## ICMS
module ICMS(
    input CLK,
    input RST,
    input radar_echo,
    input scan_for_target,
    input [31:0] jet_speed,
    input [31:0] max_safe_distance,
    input [5:0] wind,
    input thunderstorm,
    input [1:0] visibility,
    input signed [7:0] temperature,
    output radar_pulse_trigger,
    output [31:0] distance_to_target,
    output safe_to_engage,
    output threat_detected,
    output emergency_landing_alert,
    output [1:0] ECSU_state,  
    output [1:0] ARTAU_state
);
   wire severe_weather;
   ARTAU artau_inst (
       .radar_echo(radar_echo),
       .scan_for_target(scan_for_target),
       .jet_speed(jet_speed),
       .max_safe_distance(max_safe_distance),
       .RST(RST),
       .CLK(CLK),
       .radar_pulse_trigger(radar_pulse_trigger),
       .distance_to_target(distance_to_target),
       .threat_detected(threat_detected),
       .ARTAU_state(ARTAU_state)
   );
   ECSU ecsu_inst (
       .CLK(CLK),
       .RST(RST),
       .thunderstorm(thunderstorm),
       .wind(wind),
       .visibility(visibility),
       .temperature(temperature),
       .severe_weather(severe_weather),
       .emergency_landing_alert(emergency_landing_alert),
       .ECSU_state(ECSU_state)
   );
   assign safe_to_engage = (threat_detected) && (!severe_weather);
endmodule
clock: 17.3 ns
lec_check: 0
abc_area: 1
cap_margin: 30
cell_pad_in_sites_global_placement: 2
core_aspect_ratio: 0.62
core_margin: 2
core_utilization: 66
gpl_routability_driven: 0
gpl_timing_driven: 1
hold_slack_margin: -0.06
max_routing_layer: met5
min_routing_layer: met1
place_density_lb_addon: 0.05
slew_margin: 5
tns_end_percent: 35
run.sh (not shown) runs the stock make flow with config.mk's settings and CLKGATE_MAP_FILE=.
The baseline failed in 3_1_place_gp_skip_io.
Rerun with:
ABC_AREA = default   (was 1)
CAP_MARGIN = 20   (was 30)
CELL_PAD_IN_SITES_GLOBAL_PLACEMENT = default   (was 2)
CORE_ASPECT_RATIO = default   (was 0.62)
GPL_ROUTABILITY_DRIVEN = default   (was 0)
GPL_TIMING_DRIVEN = default   (was 1)
HOLD_SLACK_MARGIN = default   (was -0.06)
MAX_ROUTING_LAYER = met4   (was met5)
MIN_ROUTING_LAYER = default   (was met1)
PLACE_DENSITY_LB_ADDON = default   (was 0.05)
SLEW_MARGIN = 20   (was 5)
TNS_END_PERCENT = default   (was 35)
clock period = 24.7 ns   (was 17.3 ns; I/O delays follow)
With this change the flow ended with an error in 5_1_grt, error GRT-0232.
Die area grows by a few percent.
Area after synthesis rose by a few percent.
Synthesized cell count went down by roughly a tenth.
Rerun with:
CORE_UTILIZATION = 67   (was 66)
CTS_CLUSTER_SIZE = 73   (was default)
MAX_ROUTING_LAYER = default   (was met4)
SETUP_SLACK_MARGIN = 5.0   (was default)
clock period = 30.4 ns   (was 24.7 ns; I/O delays follow)
What happened:
- Now the flow completed without violations
- die size fell slightly
- synthesized cell count is unchanged
- area after synthesis does not change
Rerun with:
CORE_UTILIZATION = 71   (was 67)
CTS_CLUSTER_SIZE = 33   (was 73)
SETUP_SLACK_MARGIN = default   (was 5.0)
clock period = 25.8 ns   (was 30.4 ns; I/O delays follow)
The new run completed and failed the layout checks on setup timing.
Final area barely changes.
Count of clock-buffer cells in the layout is unchanged.
Global-route usage rises by 2.6 points.
Worst hold slack stays flat.
Wire length goes up by about 15%.
Via count grows by 10%.

========
== red ==
ICMS again, from the RTL that the note above started with.
// ICMS
module ICMS(
    input CLK,
    input RST,
    input radar_echo,
    input scan_for_target,
    input [31:0] jet_speed,
    input [31:0] max_safe_distance,
    input [5:0] wind,
    input thunderstorm,
    input [1:0] visibility,
    input signed [7:0] temperature,
    output radar_pulse_trigger,
    output [31:0] distance_to_target,
    output safe_to_engage,
    output threat_detected,
    output emergency_landing_alert,
    output [1:0] ECSU_state,  
    output [1:0] ARTAU_state
);
export LEC_CHECK = 0
export CAP_MARGIN = 20
export CELL_PAD_IN_SITES_GLOBAL_PLACEMENT = 0
export CORE_ASPECT_RATIO = 1.13
export CORE_MARGIN = 2
export CORE_UTILIZATION = 44
export CTS_CLUSTER_DIAMETER = 171
export CTS_CLUSTER_SIZE = 73
export GPL_ROUTABILITY_DRIVEN = 0
export GPL_TIMING_DRIVEN = 0
export HOLD_SLACK_MARGIN = 0.04
export MAX_ROUTING_LAYER = met4
export SETUP_SLACK_MARGIN = -2.0
export SLEW_MARGIN = 5
create_clock -name core_clock -period 30.0 [get_ports {CLK}]
Status red: flow complete, layout not clean - negative setup slack
Edits applied to the flow inputs when going from red to blue:
Settings: HOLD_SLACK_MARGIN: 0.04 -> -0.05; CTS_CLUSTER_DIAMETER: 171 -> unset; GPL_ROUTABILITY_DRIVEN: 0 -> unset; CTS_CLUSTER_SIZE: 73 -> unset; CELL_PAD_IN_SITES_GLOBAL_PLACEMENT: 0 -> 1; CORE_ASPECT_RATIO: 1.13 -> unset; CORE_UTILIZATION: 44 -> 40; SLEW_MARGIN: 5 -> 20; GPL_TIMING_DRIVEN: 0 -> unset; SETUP_SLACK_MARGIN: -2.0 -> unset; MAX_ROUTING_LAYER: met4 -> unset.
Results
red and blue: one clean run, blue; the rest did not finish clean.
Multi-input combinational area share: higher on red
Re critical path depth: blue and red aren't equal, and the higher value belongs to red.

========
== beta ==
ICMS again, from the RTL that the note above started with.
==> flow/config.mk <==
export PLATFORM = sky130hd
export DESIGN_NAME = ICMS
export DESIGN_NICKNAME = ICMS
export VERILOG_FILES = /design/flow/design.v
export SDC_FILE = /design/flow/constraint.sdc
export NUM_CORES = 4
export LEC_CHECK = 0
export ABC_AREA = 1
export CAP_MARGIN = 20
export CORE_MARGIN = 2
export CORE_UTILIZATION = 71
export CTS_CLUSTER_DIAMETER = 236
export CTS_CLUSTER_SIZE = 33
export HOLD_SLACK_MARGIN = -0.1
export PLACE_DENSITY = 0.37
export SETUP_SLACK_MARGIN = 4.78
export SLEW_MARGIN = 20
==> flow/constraint.sdc <==
create_clock -name core_clock -period 16.1 [get_ports {CLK}]
set_input_delay 3.2200 -clock core_clock [delete_from_list [all_inputs] [get_ports {CLK}]]
set_output_delay 3.2200 -clock core_clock [all_outputs]
set_load 0.01 [all_outputs]
beta | ERROR | global routing
What gamma does differently from beta at the input level:
Settings: CORE_UTILIZATION now 40, was 71; CTS_CLUSTER_SIZE no longer set, was 33; CTS_CLUSTER_DIAMETER no longer set, was 236; ABC_AREA no longer set, was 1; SETUP_SLACK_MARGIN no longer set, was 4.78; PLACE_DENSITY no longer set, was 0.37; HOLD_SLACK_MARGIN no longer set, was -0.1; the clock period (ns, I/O delays scaled along) now 30.0, was 16.1.
### Flow results
- gamma finished all stages; the layout is clean.
- gamma: post-CTS setup-driven buffer insertion count is 111 lower than what beta reported.
- On area after synthesis, the lower figure sits with beta, not gamma.
- gamma vs beta: area reported by Yosys stat up by a few percent

========
Starting RTL as in the previous note.
Design ICMS, start of the top module:
module ICMS(
    input CLK,
    input RST,
    input radar_echo,
    input scan_for_target,
    input [31:0] jet_speed,
    input [31:0] max_safe_distance,
    input [5:0] wind,
    input thunderstorm,
    input [1:0] visibility,
    input signed [7:0] temperature,
    output radar_pulse_trigger,
    output [31:0] distance_to_target,
    output safe_to_engage,
    output threat_detected,
    output emergency_landing_alert,
    output [1:0] ECSU_state,  
    output [1:0] ARTAU_state
);
export LEC_CHECK = 0
export CAP_MARGIN = 20
export CORE_ASPECT_RATIO = 0.54
export CORE_MARGIN = 2
export CORE_UTILIZATION = 71
export CTS_CLUSTER_DIAMETER = 28
export CTS_CLUSTER_SIZE = 73
export SETUP_SLACK_MARGIN = 5.0
export SLEW_MARGIN = 20
create_clock -name core_clock -period 30.4 [get_ports {CLK}]
The starting point failed in global routing.
Then changed:
- CORE_ASPECT_RATIO: 0.54 -> unset
- CTS_CLUSTER_DIAMETER: 28 -> unset
- CTS_CLUSTER_SIZE: 73 -> unset
- SETUP_SLACK_MARGIN: 5.0 -> unset
- clock period: 30.4 -> 29.0 ns (I/O delays scaled with it)
The changed run completed without violations; area after synthesis stays the same; die area stays flat; synthesized cell count stays the same.

========
The RTL this note starts from:
==> flow/design.v <==
`timescale 1us / 1ps
module ARTAU(
    input radar_echo,
    input scan_for_target,
    input [31:0] jet_speed,
    input [31:0] max_safe_distance,
    input RST,
    input CLK,
    output reg radar_pulse_trigger,
    output reg [31:0] distance_to_target,
    output reg threat_detected,
    output reg [1:0] ARTAU_state
);
reg [31:0] distance1;   
reg [31:0] distance2;   
reg [11:0] elapsed_time;   
reg have_prev;          
parameter c0 = 300000000;   
parameter radar_pulse_duration = 300;   
parameter max_listen_time = 2000;   
parameter assess_timeout = 3000;   
wire [40:0] echo_product = c0 * elapsed_time;
wire [40:0] echo_distance = echo_product / 2000;
wire [11:0] elapsed_ms = elapsed_time / 1000;
wire [44:0] predicted_distance = distance2 + jet_speed * elapsed_ms;
always @(posedge CLK or posedge RST) begin
    if (RST) begin
        ARTAU_state <= 2'b00;   
        radar_pulse_trigger <= 0;
        distance_to_target <= 0;
        threat_detected <= 0;
        distance1 <= 0;
        elapsed_time <= 0;
        have_prev <= 0;
    end else begin
        case (ARTAU_state)
            2'b00:   
                if (scan_for_target) begin
                    radar_pulse_trigger <= 1;
                    ARTAU_state <= 2'b01;   
                end
            2'b01:   
                if (elapsed_time < radar_pulse_duration) begin
                    radar_pulse_trigger <= 1;
                    elapsed_time <= elapsed_time + 100;   
                end else begin
                    radar_pulse_trigger <= 0;
                    elapsed_time <= 0;
                    ARTAU_state <= 2'b10;   
                end
            2'b10:   
                if (elapsed_time < max_listen_time) begin
                    if (radar_echo) begin
                        distance1 <= distance2;
                        distance2 <= echo_distance[31:0];
                        elapsed_time <= 0;
                        if (have_prev) begin
                            ARTAU_state <= 2'b11;   
                        end else begin
                            have_prev <= 1;
                            radar_pulse_trigger <= 1;
                            ARTAU_state <= 2'b01;   
                        end
                    end else begin
                        elapsed_time <= elapsed_time + 100;
                    end
                end else begin
                    ARTAU_state <= 2'b00;
                    radar_pulse_trigger <= 0;
                    distance_to_target <= 0;
                    threat_detected <= 0;
                    elapsed_time <= 0;
                    have_prev <= 0;
                end
            2'b11:   
                if (elapsed_time < assess_timeout) begin
                    distance_to_target <= distance2;
                    threat_detected <= (predicted_distance < distance1) && distance2 < max_safe_distance;
                    if (scan_for_target) begin
                        radar_pulse_trigger <= 1;
                        elapsed_time <= 0;
                        ARTAU_state <= 2'b01;   
                    end else begin
                        elapsed_time <= elapsed_time + 100;
                    end
                end else begin
                    ARTAU_state <= 2'b00;
                    radar_pulse_trigger <= 0;
                    distance_to_target <= 0;
                    threat_detected <= 0;
                    elapsed_time <= 0;
                    have_prev <= 0;
                end
        endcase
    end
end
endmodule
module ECSU(
    input CLK,
    input RST,
    input thunderstorm,
    input [5:0] wind,
    input [1:0] visibility,
    input signed [7:0] temperature,
    output reg severe_weather,
    output reg emergency_landing_alert,
    output reg [1:0] ECSU_state
);
    parameter ALL_CLEAR = 2'b00;
    parameter CAUTION = 2'b01;
    parameter HIGH_ALERT = 2'b10;
    parameter EMERGENCY = 2'b11;
    reg [1:0] current_state, next_state;
    always @(posedge CLK or posedge RST) begin
        if (RST) begin
            current_state <= ALL_CLEAR;
        end else begin
            current_state <= next_state;
        end
    end
    always @(*) begin
        severe_weather = (current_state == HIGH_ALERT) || (current_state == EMERGENCY);
        emergency_landing_alert = (current_state == EMERGENCY);
        ECSU_state = current_state;
    end
    always @(*) begin
        next_state = current_state;
        case (current_state)
            ALL_CLEAR: begin
                if (wind >= 11 && wind <= 15)  
                    next_state = CAUTION;
                else if (visibility == 2'b01)  
                    next_state = CAUTION;
                else if (thunderstorm || wind > 15 || temperature > 35 || temperature < -35 || visibility == 2'b11) begin
                    next_state = HIGH_ALERT;
                end
            end
            CAUTION: begin
                if (wind <= 10 && visibility == 2'b00)  
                    next_state = ALL_CLEAR;
                else if (thunderstorm || wind > 15 || temperature > 35 || temperature < -35 || visibility == 2'b11) begin
                    next_state = HIGH_ALERT;
                end
            end
            HIGH_ALERT: begin
                if (temperature < -40 || temperature > 40 || wind > 20) begin
                    next_state = EMERGENCY;
                end else if (!thunderstorm && wind <= 10 && temperature >= -35 && temperature <= 35 && visibility != 2'b11) begin
                    next_state = CAUTION;
                end
            end
            EMERGENCY: begin
            end
        endcase
    end
endmodule
`timescale 1us / 1ps
module ICMS(
    input CLK,
    input RST,
    input radar_echo,
    input scan_for_target,
    input [31:0] jet_speed,
    input [31:0] max_safe_distance,
    input [5:0] wind,
    input thunderstorm,
    input [1:0] visibility,
    input signed [7:0] temperature,
    output radar_pulse_trigger,
    output [31:0] distance_to_target,
    output safe_to_engage,
    output threat_detected,
    output emergency_landing_alert,
    output [1:0] ECSU_state,  
    output [1:0] ARTAU_state
);
   wire severe_weather;
   ARTAU artau_inst (
       .radar_echo(radar_echo),
       .scan_for_target(scan_for_target),
       .jet_speed(jet_speed),
       .max_safe_distance(max_safe_distance),
       .RST(RST),
       .CLK(CLK),
       .radar_pulse_trigger(radar_pulse_trigger),
       .distance_to_target(distance_to_target),
       .threat_detected(threat_detected),
       .ARTAU_state(ARTAU_state)
   );
   ECSU ecsu_inst (
       .CLK(CLK),
       .RST(RST),
       .thunderstorm(thunderstorm),
       .wind(wind),
       .visibility(visibility),
       .temperature(temperature),
       .severe_weather(severe_weather),
       .emergency_landing_alert(emergency_landing_alert),
       .ECSU_state(ECSU_state)
   );
   assign safe_to_engage = (threat_detected) && (!severe_weather);
endmodule
Settings: LEC_CHECK=0, ABC_AREA=1, CAP_MARGIN=20, CORE_MARGIN=2, CORE_UTILIZATION=72, CTS_CLUSTER_DIAMETER=397, CTS_CLUSTER_SIZE=70, PLACE_DENSITY=0.35, SETUP_SLACK_MARGIN=3.0, SLEW_MARGIN=20; clock period 11.6 ns.
The starting point did not get past clock tree synthesis.
Change:
Settings changed: ABC_AREA 1 to not set, CORE_UTILIZATION 72 to 66, CTS_CLUSTER_DIAMETER 397 to not set, CTS_CLUSTER_SIZE 70 to not set, PLACE_DENSITY 0.35 to not set, SETUP_SLACK_MARGIN 3.0 to not set.
Clock period 11.6 ns to 24.5 ns, I/O delays scaled along.
Now the flow aborted during global routing.
Area after synthesis increases by 4.2%.
Die size rose by 13%.
Synthesized cell count is lower by 10%.
